Setup of lagoon:
==> flow/design.v <==
module incline_sat(
    input [12:0] incline,
    output [9:0] incline_sat
);
assign incline_sat = (~incline[12] && |incline[12:9]) ? 10'h1FF : 
                    (incline[12] && ~(&incline[12:9])) ? 10'h200 : incline[9:0];
endmodule
module desiredDrive(
    input [11:0] avg_torque,
    input [4:0] cadence,
    input not_pedaling,
    input [12:0] incline,
    input [2:0] scale,
    output [11:0] target_curr
);
localparam TORQUE_MIN = 12'h380;
localparam TOO_SMALL = 5'h05;
logic [9:0] inc_sat;
incline_sat i1( .incline(incline), .incline_sat(inc_sat));
logic [10:0] incline_factor;
assign incline_factor = {inc_sat[9], inc_sat[9:0]} + 11'd256;
logic [8:0] incline_factor_limit;
assign incline_factor_limit = (incline_factor[10] == 1'b1) ? 9'h000 : (incline_factor[9]) ? 9'h1FF : incline_factor[8:0];
logic [5:0] cadence_factor;
assign cadence_factor = (|cadence[4:1]) ? ({1'b0, cadence} + 6'd32) : 6'h00;
logic [12:0]torque_off;
assign torque_off = {1'b0, avg_torque} - {1'b0, TORQUE_MIN};
logic [12:0] torque_pos;
assign torque_pos = (torque_off[12] == 1'b1) ? 12'h000 : torque_off[11:0];
logic [30:0]assist_prod;
assign assist_prod = not_pedaling ? 30'h00000000 : (torque_pos * incline_factor_limit * cadence_factor * scale);
assign target_curr = (|assist_prod[29:27]) ? 12'hFFF : assist_prod[26:15];
endmodule
module desiredDrive_reg(
    input clk, rst_n,
    input [11:0] avg_torque,
    input [4:0] cadence,
    input not_pedaling,
    input [12:0] incline,
    input [2:0] scale,
    output logic [11:0] target_curr
);
logic [11:0] avg_torque_r;
logic [4:0] cadence_r;
logic not_pedaling_r;
logic [12:0] incline_r;
logic [2:0] scale_r;
logic [11:0] target_curr_nxt;
always_ff @(posedge clk, negedge rst_n) begin
    if (!rst_n) begin
        avg_torque_r <= 12'h000;
        cadence_r <= 5'h00;
        not_pedaling_r <= 1'b0;
        incline_r <= 13'h0000;
        scale_r <= 3'h0;
    end
    else begin
        avg_torque_r <= avg_torque;
        cadence_r <= cadence;
        not_pedaling_r <= not_pedaling;
        incline_r <= incline;
        scale_r <= scale;
    end
end
desiredDrive iDD(.avg_torque(avg_torque_r), .cadence(cadence_r), .not_pedaling(not_pedaling_r),
                 .incline(incline_r), .scale(scale_r), .target_curr(target_curr_nxt));
always_ff @(posedge clk, negedge rst_n) begin
    if (!rst_n)
        target_curr <= 12'h000;
    else
        target_curr <= target_curr_nxt;
end
endmodule
Settings: LEC_CHECK=0, ABC_AREA=1, CAP_MARGIN=20, CORE_MARGIN=2, CORE_UTILIZATION=72, CTS_CLUSTER_SIZE=15, PLACE_DENSITY_LB_ADDON=0.2, SLEW_MARGIN=20; clock period 11.4 ns.
run.sh (not shown) runs the stock make flow with config.mk's settings and CLKGATE_MAP_FILE=.
lagoon completed end to end; final checks failed (setup timing).
For cedar, these inputs were changed with respect to lagoon:
Settings: removing ABC_AREA (formerly 1); removing CTS_CLUSTER_SIZE (formerly 15); changing CORE_UTILIZATION from 72 to 65; removing PLACE_DENSITY_LB_ADDON (formerly 0.2); changing the clock period (ns, I/O delays scaled along) from 11.4 to 16.3.
Results
- [flow] lagoon | stages: complete | final checks: fail | reason: setup timing
- Looking at the reports, cedar completed the entire flow and the layout it produced met the timing, design-rule and antenna checks.
- Relative to lagoon, cedar improves HPWL reported at the end of detailed placement.
- Delta (cedar minus lagoon): endpoint arrival time on the critical path grew by 750 ps, synthesis area per yosys now sits lower.
- From lagoon to cedar, flip-flop and latch count after synthesis did not move at all.
- cedar against lagoon: clock-buffer cell count roughly the same, setup slack higher, non-clock buffer count lower.
> inputs changed (cedar -> pepper)
Settings: CORE_UTILIZATION now 66, was 65; the clock period (ns, I/O delays scaled along) now 10.7, was 16.3.
Results
cedar and pepper: one clean run, cedar; the rest did not finish clean. Status pepper: flow complete, layout not clean - setup timing. Area inside the core boundary was higher in cedar than in pepper. Looking at area growth from synthesis to layout, pepper sits above cedar. Relative to cedar, global-route wire length before repair has increased by 15% in pepper. The run showing the greater global-route usage is pepper. pepper vs cedar: maximum clock rate up by more than 10%. The higher area fraction of clock buffers and clock inverters came out of cedar.
#### Input delta (indigo over pepper)
Settings: PLACE_DENSITY_LB_ADDON now 0.2, previously not set; CORE_UTILIZATION now 72, was 66; the clock period (ns, I/O delays scaled along) now 11.4, was 10.7.
[summary]
Of the two candidates, pepper has the better clock skew and indigo the worse one.
Summary of indigo over pepper: total via count in the routed design saw an increase, remaining max-slew budget at the tightest pin lower.
No crash in indigo: every stage finished, but the layout fails its final checks due to setup timing.

---

## run A
Starts from the design.v that is shown in full above.
export LEC_CHECK = 0
export CAP_MARGIN = 20
export CORE_ASPECT_RATIO = 1.19
export CORE_MARGIN = 2
export CORE_UTILIZATION = 54
export HOLD_SLACK_MARGIN = 0.06
export SLEW_MARGIN = 20
create_clock -name core_clock -period 13.0 [get_ports {clk}]
Changes in run B relative to run A:
# run A
export LEC_CHECK = 0
export CAP_MARGIN = 20
export CORE_ASPECT_RATIO = 1.19
export CORE_MARGIN = 2
export CORE_UTILIZATION = 54
export HOLD_SLACK_MARGIN = 0.06
export SLEW_MARGIN = 20
create_clock -name core_clock -period 13.0 [get_ports {clk}]
# run B
export LEC_CHECK = 0
export CAP_MARGIN = 20
export CORE_ASPECT_RATIO = 1.75
export CORE_MARGIN = 10
export CORE_UTILIZATION = 49
export CTS_CLUSTER_SIZE = 65
export HOLD_SLACK_MARGIN = 0.15
export MAX_ROUTING_LAYER = met4
export SLEW_MARGIN = 40
create_clock -name core_clock -period 13.0 [get_ports {clk}]
### Flow results
Non-clock buffer count in run B is 3 above run A. Run B vs. run A: design area rose by 90 um2.
Inputs modified between run B and run C:
# run B
export LEC_CHECK = 0
export CAP_MARGIN = 20
export CORE_ASPECT_RATIO = 1.75
export CORE_MARGIN = 10
export CORE_UTILIZATION = 49
export CTS_CLUSTER_SIZE = 65
export HOLD_SLACK_MARGIN = 0.15
export MAX_ROUTING_LAYER = met4
export SLEW_MARGIN = 40
create_clock -name core_clock -period 13.0 [get_ports {clk}]
# run C
export LEC_CHECK = 0
export CAP_MARGIN = 20
export CORE_ASPECT_RATIO = 1.09
export CORE_MARGIN = 10
export CORE_UTILIZATION = 39
export CTS_CLUSTER_DIAMETER = 147
export CTS_CLUSTER_SIZE = 65
export HOLD_SLACK_MARGIN = 0.15
export MAX_ROUTING_LAYER = met4
export SETUP_SLACK_MARGIN = 0.85
export SLEW_MARGIN = 40
create_clock -name core_clock -period 13.0 [get_ports {clk}]
[summary]
- Detailed-routed wire length on met2 was lower in run C than in run B.
- On aoi/oai-family share of the synthesized area, run C and run B are neck and neck.
- The required time at the worst-slack endpoint on run C is in line with that on run B.
- Run B → run C: total overflow reported by the global router now sits at about the same level, tap cell count now sits higher, source-to-sink clock delay at the later pin of the worst-skew pair now sits lower, slew at the pin closest to its max-slew limit now sits lower, count of fill cells added during filler insertion now sits higher.
#### Input delta (run D over run C)
# run C
export LEC_CHECK = 0
export CAP_MARGIN = 20
export CORE_ASPECT_RATIO = 1.09
export CORE_MARGIN = 10
export CORE_UTILIZATION = 39
export CTS_CLUSTER_DIAMETER = 147
export CTS_CLUSTER_SIZE = 65
export HOLD_SLACK_MARGIN = 0.15
export MAX_ROUTING_LAYER = met4
export SETUP_SLACK_MARGIN = 0.85
export SLEW_MARGIN = 40
create_clock -name core_clock -period 13.0 [get_ports {clk}]
# run D
export LEC_CHECK = 0
export CAP_MARGIN = 20
export CORE_ASPECT_RATIO = 1.05
export CORE_MARGIN = 10
export CORE_UTILIZATION = 49
export CTS_CLUSTER_SIZE = 65
export HOLD_SLACK_MARGIN = 0.15
export MAX_ROUTING_LAYER = met4
export SETUP_SLACK_MARGIN = 0.85
export SLEW_MARGIN = 40
create_clock -name core_clock -period 13.0 [get_ports {clk}]
[summary]
Comparing run D and run C, the higher via count of the first global-routing pass was measured on run D.
The sequential share of layout area of run D and that of run C are within noise of each other.
From run C to run D the numbers moved as follows: detailed-routed wire length on met3 shows an increase of about 30%, register-to-register slack decreased by 0.09 ns relative to the old numbers, storage element area was more or less identical.
Run D ended with less setup slack than run C.
There was hardly any difference in cell depth of the worst min-delay path between run D and run C.

---

// desiredDrive_reg: RTL as listed in full above, without the edits since
export LEC_CHECK = 0
export CAP_MARGIN = 20
export CORE_MARGIN = 2
export CORE_UTILIZATION = 40
export SLEW_MARGIN = 20
create_clock -name core_clock -period 10.7 [get_ports {clk}]
The starting point finished but fails on setup timing.
Rerun with:
ABC_AREA = 1   (was unset)
CORE_UTILIZATION = 63   (was 40)
SETUP_SLACK_MARGIN = 2.4   (was unset)
TNS_END_PERCENT = 10   (was unset)
The changed run finished but failed the layout checks on setup timing.
Critical path depth is higher by 9.
Sequential share of layout area barely changes.
Hold slack got worse by 180 ps.
Design area is lower by 1.2%.
Worst setup slack improved by 120 ps.
Rerun with:
CORE_UTILIZATION = 72   (was 63)
SETUP_SLACK_MARGIN = 0.52   (was 2.4)
TNS_END_PERCENT = unset   (was 10)
clock period = 5.99 ns   (was 10.7 ns; I/O delays follow)
Effect:
- The changed run failed in 4_1_cts
- die area is lower by roughly a tenth
- area after synthesis does not change
- synthesized cell count is unchanged
Rerun with:
CORE_UTILIZATION = 66   (was 72)
SETUP_SLACK_MARGIN = unset   (was 0.52)
clock period = 6.43 ns   (was 5.99 ns; I/O delays follow)
Now the flow died in 5_1_grt with GRT-0232.
Die size increases by about 9%.
Synthesized area does not change.
Synthesized cell count does not change.
Rerun with:
ABC_AREA = unset   (was 1)
CAP_MARGIN = 0   (was 20)
CORE_UTILIZATION = 72   (was 66)
clock period = 11.2 ns   (was 6.43 ns; I/O delays follow)
Result: This time the run finished but failed the layout checks on setup timing. Synthesized area falls by 1.2%. Die size falls by 9.2%. Synthesized cell count falls by about 13%.
Rerun with:
CORE_ASPECT_RATIO = 0.52   (was unset)
PLACE_DENSITY_LB_ADDON = 0.0   (was unset)
Effect:
- With this change the flow never finished: it broke off in 5_1_grt (GRT-0232)
- synthesized area stays the same
- die area climbs slightly
- synthesized cell count stays the same

---

run 1:
RTL: the design.v shown in full above, as it stands there.
make LEC_CHECK=0 CAP_MARGIN=40 CORE_MARGIN=2 CORE_UTILIZATION=72 PLACE_DENSITY=0.38 SLEW_MARGIN=20 finish   # period 11.2 ns
In run 1 the implementation completed, yet the final layout does not meet the checks, the culprit being negative setup slack.
Relative to run 1, the following input files were edited for run 2:
- a change of CAP_MARGIN from 40 to 0
--- outcome ---
The detailed placement HPWL of run 2 falls short of that of run 1 by 91 um. Design area, run 2 and run 1: smaller value in run 2. The maximum frequency reported for run 2 is greater than that of run 1 by about 12%. Summary: with run 1 as the reference, pin count of the biggest net entering global routing in run 2 moved up by more than half. Final checks on run 2, whose flow otherwise completed, came back failing, citing negative setup slack. Diff run 1 -> run 2 | combinational gate area | down slightly. Run 2 -> run 1: inserted tap cell count delta 0, exact match. | least setup slack across all paths after layout | lower: run 1 |. Going from run 1 to run 2, the portion of the clock cycle consumed by the worst path in the final layout was found to have gone down by 13 points.
Edits applied to the flow inputs when going from run 2 to run 3:
- changing PLACE_DENSITY from 0.38 to 0.39
- changing CORE_UTILIZATION from 72 to 68
- changing the clock period (ns, I/O delays scaled along) from 11.2 to 9.84
--- outcome ---
Although it ran to completion, run 3 produced a layout that fails the final checks because of negative setup slack. Count of plain and timing-repair buffers in the layout ended up about 50% higher on run 3 than on run 2. Diff run 3..run 2 | clock latency reported for the late side of the worst-skew pair | negligible. From run 2 to run 3 the numbers moved as follows: final critical-path share of the clock period rose by 15 points, sequential share of layout area fell by 0.51 points, floorplan utilization fell by 3.7 points. Run 3 vs run 2: final cell count without fillers up by a little under 10%. Per the comparison of run 3 with run 2, largest net degree at the start of global routing closely matched the old numbers, count of buffering cells on the critical path with inverters included decreased by 1 relative to the old numbers, transition time at the pin with the least slew margin increased by 0.021 ns relative to the old numbers, worst hold slack closely matched the old numbers.
Input changes introduced in run 4 (baseline for comparison: run 3):
- CORE_UTILIZATION changed from 68 to 40
- PLACE_DENSITY removed (was 0.39)
- CAP_MARGIN changed from 0 to 20
- the clock period (ns, I/O delays scaled along) changed from 9.84 to 12.3
==> comparison <==
Per the final summary, run 4 finished and its layout is clean on timing, DRC and antenna.
Re tally of non-filler cells in the final layout: run 4 is about 3.4% down on run 3.
Against run 3, the final cell area of run 4 is lower.
NOTE: wire length on met2 in run 4 falls short of that of run 3
Delta (run 4 minus run 3): non-clock buffer count lost 218, met3 track demand over resource lost 4.3 points, basic-gate share of the synthesized area counting and, or, nand and nor cells level.
Compared with run 3, run 4 shows a lower first-pass iteration count of the detailed router.
Run 4 ends up with a placed instance area that is 12% lower than in run 3.
Of run 4 and run 3, the run reporting the higher relative area change from synthesis to final layout was run 3.

---

// desiredDrive_reg: RTL as listed in full above, without the edits since
==> flow/config.mk <==
export PLATFORM = sky130hd
export DESIGN_NAME = desiredDrive_reg
export DESIGN_NICKNAME = desiredDrive_reg
export VERILOG_FILES = /design/flow/design.v
export SDC_FILE = /design/flow/constraint.sdc
export NUM_CORES = 4
export LEC_CHECK = 0
export ABC_AREA = 0
export CAP_MARGIN = 15
export CELL_PAD_IN_SITES_DETAIL_PLACEMENT = 2
export CORE_MARGIN = 8
export CORE_UTILIZATION = 23
export CTS_CLUSTER_DIAMETER = 198
export CTS_CLUSTER_SIZE = 43
export GPL_ROUTABILITY_DRIVEN = 1
export GPL_TIMING_DRIVEN = 1
export MAX_ROUTING_LAYER = met4
export PLACE_DENSITY_LB_ADDON = 0.21
export SETUP_SLACK_MARGIN = 2.67
export SLEW_MARGIN = 35
export TNS_END_PERCENT = 90
==> flow/constraint.sdc <==
create_clock -name core_clock -period 14.5 [get_ports {clk}]
set_input_delay 2.9000 -clock core_clock [delete_from_list [all_inputs] [get_ports {clk}]]
set_output_delay 2.9000 -clock core_clock [all_outputs]
set_load 0.01 [all_outputs]
The first run completed with no timing, DRC or antenna violations.
Then changed:
Settings changed: CAP_MARGIN 15 to 0, CELL_PAD_IN_SITES_DETAIL_PLACEMENT 2 to default, CORE_ASPECT_RATIO from default to 1.36, CORE_MARGIN 8 to 2, CORE_UTILIZATION 23 to 72, CTS_CLUSTER_DIAMETER 198 to default, CTS_CLUSTER_SIZE 43 to 64, PLACE_DENSITY_LB_ADDON 0.21 to 0.0, SETUP_SLACK_MARGIN 2.67 to 2.97.
Clock period 14.5 ns to 11.3 ns, I/O delays scaled along.
The changed run ran to the end with violations: setup timing.
Cell area shrinks slightly.
Worst setup slack is worse by 3.6 ns.
Area after synthesis is unchanged.
Global-route usage grows by 29 points.
Wire length grows slightly.
Register-to-register slack is worse by 3.6 ns.
Count of clock-buffer cells in the layout does not change.
Die area shrinks by well over a third.
Clock skew barely changes.
Flip-flop count is unchanged.
Then changed:
Settings changed: ABC_AREA 0 to default, CORE_ASPECT_RATIO 1.36 to default, CTS_CLUSTER_SIZE 64 to 100, GPL_ROUTABILITY_DRIVEN 1 to default, GPL_TIMING_DRIVEN 1 to default, MAX_ROUTING_LAYER met4 to default, PLACE_DENSITY from default to 0.39, PLACE_DENSITY_LB_ADDON 0.0 to default, SETUP_SLACK_MARGIN 2.97 to default, SLEW_MARGIN 35 to 20, TNS_END_PERCENT 90 to default.
Clock period 11.3 ns to 10.8 ns, I/O delays scaled along.
What happened: The changed run did not get past 5_1_grt (GRT-0232). Die area hardly moves. Synthesized cell count does not change. Synthesized area does not change.
